Setup of alpha:
==> flow/design.v <==
module DECODER_UNIT
(input wire [1:0]            alu_fun,
output reg arith_enable,logic_enable,comp_enable,shift_enable);
  always@(*)
  begin
    arith_enable = 1'b0;
    logic_enable = 1'b0;
    comp_enable = 1'b0;
    shift_enable = 1'b0;
    case(alu_fun)
      4'b00:arith_enable = 1'b1;
      4'b01:logic_enable = 1'b1;
      4'b10:comp_enable = 1'b1;
      4'b11:shift_enable = 1'b1;
      default: begin
            arith_enable = 1'b0;
            logic_enable = 1'b0;
            comp_enable =1'b 0;
            shift_enable = 1'b0;
        end
      endcase
  end
endmodule
module ARITHMATIC_UNIT#(parameter alu_width =16)
(
  input wire [alu_width-1:0]  A,B,
  input wire                  clk,rst,
  input wire arith_enable,
  input wire [1:0]            alu_fun,
  output reg                  arith_flag,carry_out,
  output reg [alu_width-1:0]  arith_out);
reg [alu_width:0] arith_out_reg;
wire carry_out_reg;
reg arith_flag_reg;  
always@(posedge clk or negedge rst)
begin
  if(!rst)
    begin
    arith_out <= 16'b0;
    carry_out <= 16'b0;
    arith_flag <= 16'b0;
    end
  else
   begin
    arith_out <= arith_out_reg[alu_width-1:0];
    carry_out <= carry_out_reg;
    arith_flag <= arith_flag_reg;
   end 
end
always@(*)
  begin
    arith_out_reg   = 1'b0  ;
    arith_flag_reg  = 1'b0 ;
      if(arith_enable)
        begin
    case(alu_fun)  
    4'b00:begin
    arith_out_reg   = A+B  ;
    arith_flag_reg  = 1'b1 ;
            end
    4'b01:begin
    arith_out_reg   = A-B  ;
    arith_flag_reg  = 1'b1 ;
           end
    4'b10:begin
    arith_out_reg   = A*B  ;
    arith_flag_reg  = 1'b1 ;
            end
    4'b11:begin
    arith_out_reg   = (B == 0) ? {1'b0, {alu_width{1'b1}}} : A/B  ;
    arith_flag_reg  = 1'b1 ;
           end
          endcase
          end    
end
assign carry_out_reg = arith_out_reg[alu_width] ;
endmodule
module LOGIC_UNIT#(parameter alu_width =16)
(
  input wire [alu_width-1:0]  A,B,
  input wire                  clk,rst,
  input wire logic_enable,
  input wire [1:0]            alu_fun,
  output reg                  logic_flag,
  output reg [alu_width-1:0]  logic_out);
reg [alu_width-1:0] logic_out_reg;
reg logic_flag_reg;
always @ (posedge clk or negedge rst)
 begin 
   if (!rst)
     begin
      logic_out  <= 'b0 ;
      logic_flag <= 'b0 ;	
	 end
   else
     begin   
      logic_out  <= logic_out_reg ;
      logic_flag <= logic_flag_reg ;
	 end
 end	
always@(*)
begin
    logic_out_reg  = 1'b0  ;
    logic_flag_reg = 1'b0 ;
    if(logic_enable)
        begin
    case(alu_fun)  
    4'b00:begin
    logic_out_reg   = A&B  ;
    logic_flag_reg  = 1'b1 ;
            end
    4'b01:begin
    logic_out_reg   = A|B  ;
    logic_flag_reg  = 1'b1 ;
           end
    4'b10:begin
    logic_out_reg   = ~(A&B) ;
    logic_flag_reg  = 1'b1 ;
            end
    4'b11:begin
    logic_out_reg   = ~(A|B) ;
    logic_flag_reg  = 1'b1 ;
           end
          endcase
          end            
end 
endmodule
module comparsion_unit#(parameter alu_width =16)
(
  input wire [alu_width-1:0]  A,B,
  input wire                  clk,rst,
  input wire comp_enable,
  input wire [1:0]            alu_fun,
  output reg                  comp_flag,
  output reg [alu_width-1:0]  comp_out);
reg comp_out_reg ;
reg  comp_flag_reg ;
always @ (posedge clk or negedge rst)
 begin 
   if (!rst)
     begin
      comp_out  <= 'b0 ;
      comp_flag <= 'b0 ;	
	 end
   else
     begin   
      comp_out  <= comp_out_reg ;
      comp_flag <= comp_flag_reg ;
	 end
 end
always@(*)
    begin
      comp_out_reg = 1'b0;
      comp_flag_reg = 1'b0;
      if(comp_enable)
        begin
  case(alu_fun)
      4'b00:begin
      comp_out_reg = 1'b0;
      comp_flag_reg = 1'b1;
      end 
      4'b01:begin
        comp_flag_reg  = 1'b1;
        if(A==B)
           begin
    comp_out_reg = 1'b1;
          end
       else
          begin
    comp_out_reg   = 1'b0;
          end
        end
    4'b10:begin
      comp_flag_reg  = 1'b1 ;
      if(A > B)
        begin
    comp_out_reg   = 1'b1;
        end
    else
        begin
    comp_out_reg   = 1'b0;
        end
        end
    4'b11:begin
      comp_flag_reg  = 1'b1;
      if(A < B)
          begin
    comp_out_reg   = 16'b1;
          end
    else
          begin
    comp_out_reg   = 1'b0;
          end
      end
   endcase
          end
   end
  endmodule
module shift_unit#(parameter alu_width =16)
(
  input wire [alu_width-1:0]  A,B,
  input wire                  clk,rst,
  input wire                shift_enable,
  input wire [1:0]            alu_fun,
  output reg                  shift_flag,
  output reg [alu_width-1:0]  shift_out);
reg [alu_width-1:0]  shift_out_reg ;
reg shift_flag_reg ;
always @ (posedge clk or negedge rst)
 begin 
   if (!rst)
     begin
      shift_out  <= 'b0 ;
      shift_flag <= 'b0 ;	
	 end
   else
     begin   
      shift_out  <= shift_out_reg ;
      shift_flag <= shift_flag_reg ;
	 end
 end
   always@(*)
begin
        shift_out_reg = 1'b0;
        shift_flag_reg = 1'b0;
      if(shift_enable)
        begin
      case(alu_fun)  
        4'b00:begin
        shift_flag_reg = 1'b1;
        shift_out_reg = A >> 1;
        end
        4'b01:begin
        shift_out_reg = A << 1;
        shift_flag_reg = 1'b1;
        end
        4'b10:begin
        shift_flag_reg = 1'b1;
        shift_out_reg = B >> 1;
         end
        4'b11:begin
        shift_flag_reg = 1'b1;
        shift_out_reg = B << 1;
        end
      endcase
end
end 
endmodule
module TOP_VIEW#(parameter alu_width =16)
(
  input wire [alu_width-1:0]    A,B,
  input wire                    clk,rst,
  input wire [3:0]              alu_fun,
  output wire                   arith_flag,carry_out,logic_flag,comp_flag,shift_flag,
  output wire [alu_width-1:0]   arith_out,logic_out,comp_out,shift_out
  );
wire                  comp_enable ;
wire                  shift_enable ;
wire                  logic_enable ;
wire                  arith_enable ;
  DECODER_UNIT U_decoder(
  .alu_fun(alu_fun[3:2]),
  .arith_enable(arith_enable),
  .logic_enable(logic_enable),
  .shift_enable(shift_enable),
  .comp_enable(comp_enable)
  );
  ARITHMATIC_UNIT U_arithmatic(
  .A(A),
  .arith_enable(arith_enable),
  .B(B),
  .clk(clk),
  .rst(rst),
  .alu_fun(alu_fun[1:0]),
  .arith_out(arith_out),
  .arith_flag(arith_flag),
  .carry_out(carry_out)
  );
   LOGIC_UNIT U_logic(
  .A(A),
  .logic_enable(logic_enable),
  .B(B),
  .clk(clk),
  .rst(rst),
  .alu_fun(alu_fun[1:0]),
  .logic_out(logic_out),
  .logic_flag(logic_flag)
   );
   comparsion_unit U_comp (
  .A(A),
  .comp_enable(comp_enable),
  .B(B),
  .clk(clk),
  .rst(rst),
  .alu_fun(alu_fun[1:0]),
  .comp_out(comp_out),
  .comp_flag(comp_flag)
  );
  shift_unit U_shift(
  .A(A),
  .shift_enable(shift_enable),
  .B(B),
  .clk(clk),
  .rst(rst),
  .alu_fun(alu_fun[1:0]),
  .shift_out(shift_out),
  .shift_flag(shift_flag)
  );
endmodule
export LEC_CHECK = 0
export ABC_AREA = 1
export CAP_MARGIN = 30
export CELL_PAD_IN_SITES_DETAIL_PLACEMENT = 2
export CELL_PAD_IN_SITES_GLOBAL_PLACEMENT = 2
export CORE_MARGIN = 4
export CORE_UTILIZATION = 56
export CTS_CLUSTER_SIZE = 62
export GPL_ROUTABILITY_DRIVEN = 0
export GPL_TIMING_DRIVEN = 1
export MAX_ROUTING_LAYER = met4
export MIN_ROUTING_LAYER = met1
export PLACE_DENSITY = 0.92
export SETUP_SLACK_MARGIN = 5.0
export SLEW_MARGIN = 40
export TNS_END_PERCENT = 5
create_clock -name core_clock -period 49.3 [get_ports {clk}]
run.sh (not shown) runs the stock make flow with config.mk's settings and CLKGATE_MAP_FILE=.
No final results exist for alpha, since it was stopped by error GPL-0301 during global placement without I/O (3_1_place_gp_skip_io).
## Diff of input files: beta against alpha
Settings: swapping 62 for 73 in CTS_CLUSTER_SIZE; swapping met1 for met2 in MIN_ROUTING_LAYER; putting CORE_ASPECT_RATIO at 1.4 where nothing was set; swapping 30 for 20 in CAP_MARGIN; clearing ABC_AREA, which used to be 1; swapping 1 for 0 in GPL_TIMING_DRIVEN; putting CTS_CLUSTER_DIAMETER at 341 where nothing was set; clearing PLACE_DENSITY, which used to be 0.92; swapping 56 for 60 in CORE_UTILIZATION; swapping 5 for 85 in TNS_END_PERCENT; clearing SETUP_SLACK_MARGIN, which used to be 5.0; swapping 40 for 20 in SLEW_MARGIN; swapping 49.3 for 36.0 in the clock period (ns, I/O delays scaled along).
### Flow results
As the logs show, beta stopped at global placement without I/O (3_1_place_gp_skip_io) after a tool error, so it never reached the end of the flow.
Per the comparison of beta with alpha, count of library flops with an enable pin about even; post-synthesis cell area went up; count of instantiated cells in the yosys netlist now smaller; horizontal die dimension fell 31 um; gate count after technology mapping now smaller.
Sort beta and alpha by effective utilization at floorplan asc -> top: alpha
Edits applied to the flow inputs when going from beta to gamma:
Settings: clearing CORE_ASPECT_RATIO, which used to be 1.4; swapping 4 for 2 in CORE_MARGIN; clearing MAX_ROUTING_LAYER, which used to be met4; clearing TNS_END_PERCENT, which used to be 85; clearing CELL_PAD_IN_SITES_GLOBAL_PLACEMENT, which used to be 2; clearing GPL_ROUTABILITY_DRIVEN, which used to be 0; clearing CTS_CLUSTER_SIZE, which used to be 73; clearing MIN_ROUTING_LAYER, which used to be met2; clearing GPL_TIMING_DRIVEN, which used to be 0; clearing CELL_PAD_IN_SITES_DETAIL_PLACEMENT, which used to be 2; clearing CTS_CLUSTER_DIAMETER, which used to be 341; swapping 60 for 40 in CORE_UTILIZATION.
Results
Diff gamma..beta | number of enable flip-flop cells | unchanged
Xor/xnor cell area share of the yosys netlist: gamma vs beta identical
Sort beta and gamma by total number of placement rows asc -> top: beta
Status: synthesized area parity (gamma, beta)
The remaining runs in beta and gamma completed every stage, whereas beta halted early.
diff inputs: gamma => delta
Settings: CTS_CLUSTER_DIAMETER newly set to 398; CTS_CLUSTER_SIZE newly set to 92; TNS_END_PERCENT newly set to 15.
Notes after the runs:
delta reached the final stage; the timing, DRC and antenna checks on its layout passed. Diff delta..gamma | final-layout fill cell count | unchanged. gamma -> delta: share of cell area taken by flip-flops and latches delta 0, exact match. gamma -> delta: met3 layer usage reported by global route delta 0, exact match. gamma → delta: overall chip area closely matched the old numbers; portion of total power attributed to the clock network held steady. Number of sinks handled by clock tree synthesis: delta vs gamma identical.
Changes in epsilon relative to delta:
Settings: removing CTS_CLUSTER_SIZE (formerly 92); changing CORE_MARGIN from 2 to 8; removing CTS_CLUSTER_DIAMETER (formerly 398); setting CORE_ASPECT_RATIO to 0.5 for the first time; removing TNS_END_PERCENT (formerly 15); changing CORE_UTILIZATION from 40 to 60.
epsilon completed; timing, DRC and antenna clean. Relative to delta, the final cell area reported for epsilon is lower. Looking at sequential fraction of design power, epsilon sits below delta. STATUS post-detailed-routing wire length: epsilon wins against delta. epsilon -> delta: total I/O pin count delta 0, exact match.
Power figures rest on the tool's default switching activity, not on a simulated workload.
